Setup of run A:
==> flow/design.v (excerpt) <==
module apb_ram (
  input presetn,
  input pclk,
  input psel,
  input penable,
  input pwrite,
  input [31:0] paddr, pwdata,
  output reg [31:0] prdata,
  output reg pready, pslverr
);
For scale: about 1100 flip-flops, ~47000 µm² of cells after synthesis.
==> flow/config.mk <==
export PLATFORM = sky130hd
export DESIGN_NAME = apb_ram
export DESIGN_NICKNAME = apb_ram
export VERILOG_FILES = /design/flow/design.v
export SDC_FILE = /design/flow/constraint.sdc
export NUM_CORES = 4
export LEC_CHECK = 0
export CAP_MARGIN = 20
export CORE_MARGIN = 2
export CORE_UTILIZATION = 40
export SETUP_SLACK_MARGIN = 0.09
export SLEW_MARGIN = 20
==> flow/constraint.sdc <==
create_clock -name core_clock -period 2.36 [get_ports {pclk}]
set_input_delay 0.4720 -clock core_clock [delete_from_list [all_inputs] [get_ports {pclk}]]
set_output_delay 0.4720 -clock core_clock [all_outputs]
set_load 0.01 [all_outputs]
run.sh (not shown) runs the stock make flow with config.mk's settings and CLKGATE_MAP_FILE=.
#### Input delta (run B over run A)
Settings: a change of CORE_UTILIZATION from 40 to 71; a deleted SETUP_SLACK_MARGIN that had been 0.09.
### Flow results
Run B completed end to end with timing, DRC and antenna clean. Taking run A as the reference, in run B sequential share of layout area shows an increase of 1.6 points, core utilization of the finished layout shows an increase of 36 points, critical path required time shows a reduction of 0.03 ns. Changes observed in run B relative to run A: via count rose by 4.9%, final hold slack rose by 0.035 ns. Looking at capturing element of the worst setup path, the mem[29][19]$_SDFFCE_PN0P_ result is from run A; the mem[12][31]$_SDFFCE_PN0P_ one comes from run B. For the final weighted congestion in routability-driven placement, run B came in about 7% higher than run A did. A launching element of the worst setup path of state[1]$_DFF_P_ is what run A shows, while penable belongs to run B. Of run B and run A, the run reporting the higher maximum fanout encountered on the critical timing path was run B. First-pass GRT wire length was lower in run B than in run A. Relative to run A, non-clock buffering overhead in the final layout has decreased by 0.78 points in run B. [run B] final clock period utilization by the worst path rose 2.9 points relative to run A.
Edits applied to the flow inputs when going from run B to run C:
Settings: swapping 71 for 68 in CORE_UTILIZATION; putting ABC_AREA at 1 where nothing was set; putting CTS_CLUSTER_DIAMETER at 378 where nothing was set; swapping 2.36 for 1.31 in the clock period (ns, I/O delays scaled along).
Results
In the tables for run B and run C, overall power reads lower with run B. On maximum ir drop on the vdd rail, run B beats run C. [flow] run C | stages: complete | final checks: fail | reason: setup timing. Run C against run B; post-layout net count is up by more than half. Relative to run B, transition time of the tightest slew-check pin has increased by 0.12 ns in run C.
What run D does differently from run C at the input level:
Settings: CTS_CLUSTER_DIAMETER removed (was 378); GPL_TIMING_DRIVEN newly set to 1; ABC_AREA removed (was 1); HOLD_SLACK_MARGIN newly set to -0.07; SLEW_MARGIN changed from 20 to 40; CORE_UTILIZATION changed from 68 to 69; CELL_PAD_IN_SITES_GLOBAL_PLACEMENT newly set to 0; PLACE_DENSITY_LB_ADDON newly set to 0.08; the clock period (ns, I/O delays scaled along) changed from 1.31 to 2.16.
==> comparison <==
- Complete run, failing final checks: run C, reason setup timing.
- To summarise run D: no stage aborted, but the layout did not pass its checks, failing on setup timing.
- Sort run C and run D by clock buffer instance count of the final layout, ascending, and run D comes first.
- Of run D and run C, it is run D that has the higher first-pass iteration count of the detailed router.
- Between run C and run D, the flow reports placement row count decreasing by a few percent.
- The run showing the greater total of endpoints with negative setup slack in the final report is run C.


Starting RTL as in the previous note.
Settings: LEC_CHECK=0, ABC_AREA=1, CAP_MARGIN=20, CORE_MARGIN=2, CORE_UTILIZATION=72, CTS_CLUSTER_DIAMETER=378, CTS_CLUSTER_SIZE=18, PLACE_DENSITY=0.36, SLEW_MARGIN=20; clock period 1.31 ns.
The baseline ran to the end with violations: setup timing.
Edit:
==> flow/config.mk (replaced) <==
export PLATFORM = sky130hd
export DESIGN_NAME = apb_ram
export DESIGN_NICKNAME = apb_ram
export VERILOG_FILES = /design/flow/design.v
export SDC_FILE = /design/flow/constraint.sdc
export NUM_CORES = 4
export LEC_CHECK = 0
export CAP_MARGIN = 20
export CORE_MARGIN = 2
export CORE_UTILIZATION = 40
export SLEW_MARGIN = 20
==> flow/constraint.sdc (replaced) <==
create_clock -name core_clock -period 2.36 [get_ports {pclk}]
set_input_delay 0.4720 -clock core_clock [delete_from_list [all_inputs] [get_ports {pclk}]]
set_output_delay 0.4720 -clock core_clock [all_outputs]
set_load 0.01 [all_outputs]
Effect:
- With this change the flow went through all stages and came out clean
- synthesized area came out lower by 10%
- core utilization came out lower by 40 points
- routed wire length came out lower by 17%
- design area came out lower by 11%
- flip-flop count stays the same
Edit:
==> flow/constraint.sdc (replaced) <==
create_clock -name core_clock -period 1.65 [get_ports {pclk}]
set_input_delay 0.3300 -clock core_clock [delete_from_list [all_inputs] [get_ports {pclk}]]
set_output_delay 0.3300 -clock core_clock [all_outputs]
set_load 0.01 [all_outputs]
Outcome:
- With this change the flow completed and failed the layout checks on setup timing
- via count increases slightly
- cell area went up by a few percent
- die area stays the same
- power came out higher by well over a third
- critical path depth went up by 6
- count of clock-buffer cells in the layout rose by 9
- core utilization came out higher by 1.2 points
- routed wire length climbs by a few percent
- clock skew stays flat
Edit:
==> flow/constraint.sdc (replaced) <==
create_clock -name core_clock -period 2.6 [get_ports {pclk}]
set_input_delay 0.5200 -clock core_clock [delete_from_list [all_inputs] [get_ports {pclk}]]
set_output_delay 0.5200 -clock core_clock [all_outputs]
set_load 0.01 [all_outputs]
After rerunning:
- With this change the flow finished clean
- clock power drops by 35%
- core utilization drops by 2.0 points
- synthesized cell count is unchanged
- first-iteration DRC count drops by 2.5%
- combinational power drops by 42%
- critical path depth drops by 6
- setup slack is better by 0.49 ns
- worst hold slack is worse by 0.050 ns
- routed wire length drops by 6.1%
Edit:
--- a/flow/config.mk
+++ b/flow/config.mk
@@ -7,5 +7,8 @@
 export LEC_CHECK = 0
+export ABC_AREA = 0
 export CAP_MARGIN = 20
 export CORE_MARGIN = 2
-export CORE_UTILIZATION = 40
+export CORE_UTILIZATION = 70
+export CTS_CLUSTER_SIZE = 16
+export SETUP_SLACK_MARGIN = 0.4
 export SLEW_MARGIN = 20
==> flow/constraint.sdc (replaced) <==
create_clock -name core_clock -period 1.35 [get_ports {pclk}]
set_input_delay 0.2700 -clock core_clock [delete_from_list [all_inputs] [get_ports {pclk}]]
set_output_delay 0.2700 -clock core_clock [all_outputs]
set_load 0.01 [all_outputs]
What happened: With this change the flow completed and failed the layout checks on hold timing, setup timing; routed wire length came out higher by 11%; area after synthesis stays the same; final area grows by 3.4%; clock power grows by 83%; core utilization grows by 39 points; die size goes down by 42%; power is higher by 91%; via count increases by 12%; critical path depth went up by 7; first-iteration DRC count climbs by 82%.
Edit:
==> flow/config.mk (replaced) <==
export PLATFORM = sky130hd
export DESIGN_NAME = apb_ram
export DESIGN_NICKNAME = apb_ram
export VERILOG_FILES = /design/flow/design.v
export SDC_FILE = /design/flow/constraint.sdc
export NUM_CORES = 4
export LEC_CHECK = 0
export CAP_MARGIN = 20
export CELL_PAD_IN_SITES_GLOBAL_PLACEMENT = 0
export CORE_MARGIN = 2
export CORE_UTILIZATION = 67
export GPL_TIMING_DRIVEN = 1
export HOLD_SLACK_MARGIN = -0.07
export SLEW_MARGIN = 40
==> flow/constraint.sdc (replaced) <==
create_clock -name core_clock -period 1.4 [get_ports {pclk}]
set_input_delay 0.2800 -clock core_clock [delete_from_list [all_inputs] [get_ports {pclk}]]
set_output_delay 0.2800 -clock core_clock [all_outputs]
set_load 0.01 [all_outputs]
Outcome: Now the flow finished but fails on setup timing. Total power fell by a few percent. Flip-flop count does not change. Global-route usage fell by 3.2 points. Cell area rose slightly. Via count fell slightly.


The RTL this note starts from:
==> flow/design.v <==
module apb_ram (
  input presetn,
  input pclk,
  input psel,
  input penable,
  input pwrite,
  input [31:0] paddr, pwdata,
  output reg [31:0] prdata,
  output reg pready, pslverr
);
  reg [31:0] mem [32];
  typedef enum {idle = 0, setup = 1, access = 2, transfer = 3} state_type;
  state_type state;
  always@(posedge pclk)
    begin
      if(presetn == 1'b0)  
        begin
        state <= idle;
        prdata <= 32'h00000000;
        pready <= 1'b0;
        pslverr <= 1'b0;
        for(int i = 0; i < 32; i++) 
        begin
          mem[i] <= 0;
        end
       end 
      else 
        begin
      case(state)
      idle : 
      begin
        prdata <= 32'h00000000;
        pready <= 1'b0;
        pslverr <= 1'b0;
        state   <= setup;
      end
      setup:  
      begin
           if(psel == 1'b1)
             state <= access;
           else
             state <= setup;
      end
      access: 
      begin 
        if(pwrite && penable) 
          begin
            if(paddr < 32) 
            begin
            mem[paddr] <= pwdata;
            state <= transfer;
            pslverr <= 1'b0;
            pready  <= 1'b1;
            end
            else 
            begin
            state <= transfer;
            pready <= 1'b1;
            pslverr <= 1'b1;
            end
          end
        else if (!pwrite && penable)
            begin
            if(paddr < 32) 
            begin
            prdata <= mem[paddr];
            state <= transfer;
            pready <= 1'b1;
            pslverr <= 1'b0;
            end
            else 
            begin
            state <= transfer;
            pready <= 1'b1;
            pslverr <= 1'b1;
            prdata <= 32'h00000000;
            end
          end
        else
           state <= setup;
       end  
        transfer: begin
          state <= setup;
          pready <= 1'b0;
          pslverr <= 1'b0;
        end
      default : state <= idle;
      endcase      
    end
  end
endmodule
make LEC_CHECK=0 CAP_MARGIN=20 CORE_MARGIN=2 CORE_UTILIZATION=40 GPL_ROUTABILITY_DRIVEN=0 GPL_TIMING_DRIVEN=0 MAX_ROUTING_LAYER=met4 SLEW_MARGIN=20 finish   # period 2.6 ns
The baseline finished but failed the layout checks on setup timing.
==> next run, changes <==
CORE_UTILIZATION = 72   (was 40)
CTS_CLUSTER_DIAMETER = 397   (was not set)
GPL_ROUTABILITY_DRIVEN = not set   (was 0)
GPL_TIMING_DRIVEN = not set   (was 0)
MAX_ROUTING_LAYER = not set   (was met4)
PLACE_DENSITY = 0.66   (was not set)
SETUP_SLACK_MARGIN = -0.1   (was not set)
clock period = 1.74 ns   (was 2.6 ns; I/O delays follow)
The new run finished with setup timing left.
Clock power climbs by 42%.
Cell count drops by 11%.
Setup slack degrades by 0.44 ns.
Total power climbs by 48%.
Die area drops by 44%.
Routed wire length drops by 0.44%.
==> next run, changes <==
ABC_AREA = 1   (was not set)
CTS_CLUSTER_DIAMETER = 378   (was 397)
CTS_CLUSTER_SIZE = 15   (was not set)
PLACE_DENSITY = not set   (was 0.66)
PLACE_DENSITY_LB_ADDON = 0.06   (was not set)
SETUP_SLACK_MARGIN = not set   (was -0.1)
clock period = 1.31 ns   (was 1.74 ns; I/O delays follow)
After rerunning: The new run produced a layout that fails on setup timing; critical path depth grows by 4; register-to-register slack got worse by 0.24 ns; setup slack degrades by 0.30 ns; non-clock buffer count goes down by 87.


// apb_ram: RTL as listed in full above, without the edits since
clock: 2.6 ns
lec_check: 0
cap_margin: 20
core_margin: 8
core_utilization: 40
gpl_routability_driven: 0
gpl_timing_driven: 0
hold_slack_margin: -0.04
max_routing_layer: met5
setup_slack_margin: 0.33
slew_margin: 30
tns_end_percent: 95
The baseline produced a clean layout.
Then changed:
Settings changed: CORE_MARGIN 8 to 2, CORE_UTILIZATION 40 to 72, GPL_ROUTABILITY_DRIVEN 0 to not set, GPL_TIMING_DRIVEN 0 to not set, HOLD_SLACK_MARGIN -0.04 to not set, MAX_ROUTING_LAYER met5 to not set, PLACE_DENSITY set to 0.66, SETUP_SLACK_MARGIN 0.33 to not set, SLEW_MARGIN 30 to 20, TNS_END_PERCENT 95 to not set.
Clock period 2.6 ns to 2.13 ns, I/O delays scaled along.
- This time the run finished with negative setup slack left
- final area fell by a few percent
- via count fell by a few percent
- wire length fell by a quarter to a third
- worst setup slack degrades by 71 ps
- worst hold slack degrades by 60 ps
- cell count fell by about a fifth
- core utilization rose by 36 points
- clock skew rose by 7.0 ps
- register-to-register slack degrades by 80 ps
- count of clock-buffer cells in the layout fell by 3
- die size fell by well over a third


== west ==
// apb_ram: RTL as listed in full above, without the edits since
export LEC_CHECK = 0
export CAP_MARGIN = 20
export CELL_PAD_IN_SITES_GLOBAL_PLACEMENT = 0
export CORE_MARGIN = 2
export CORE_UTILIZATION = 72
export CTS_CLUSTER_SIZE = 32
export GPL_TIMING_DRIVEN = 1
export HOLD_SLACK_MARGIN = -0.07
export PLACE_DENSITY_LB_ADDON = 0.25
export SETUP_SLACK_MARGIN = -0.17
export SLEW_MARGIN = 40
create_clock -name core_clock -period 1.81 [get_ports {pclk}]
west -> stages 100% | layout checks FAIL | setup timing
Setup changes, west to east
# west
export LEC_CHECK = 0
export CAP_MARGIN = 20
export CELL_PAD_IN_SITES_GLOBAL_PLACEMENT = 0
export CORE_MARGIN = 2
export CORE_UTILIZATION = 72
export CTS_CLUSTER_SIZE = 32
export GPL_TIMING_DRIVEN = 1
export HOLD_SLACK_MARGIN = -0.07
export PLACE_DENSITY_LB_ADDON = 0.25
export SETUP_SLACK_MARGIN = -0.17
export SLEW_MARGIN = 40
create_clock -name core_clock -period 1.81 [get_ports {pclk}]
# east
export LEC_CHECK = 0
export ABC_AREA = 1
export CAP_MARGIN = 20
export CORE_MARGIN = 2
export CORE_UTILIZATION = 72
export CTS_CLUSTER_DIAMETER = 378
export PLACE_DENSITY = 0.36
export SLEW_MARGIN = 20
create_clock -name core_clock -period 1.9 [get_ports {pclk}]
Notes after the runs:
Compared with west, east shows least setup slack across all paths after layout higher by 470 ps.
east ends up with higher total half-perimeter wirelength after legalization and detailed placement than west does.
Compared with west, east shows a higher inserted tap cell count.
east has clock share of power above what west had.
| east | all stages done | FAIL | setup timing |
Per the comparison of east with west, number of cell rows picked up an extra 5; layout buffer count excluding clock buffers lost about 13%.
The run with more routed wire is west, not east.
No activity file was given, so power comes from the tool's default toggle rates.
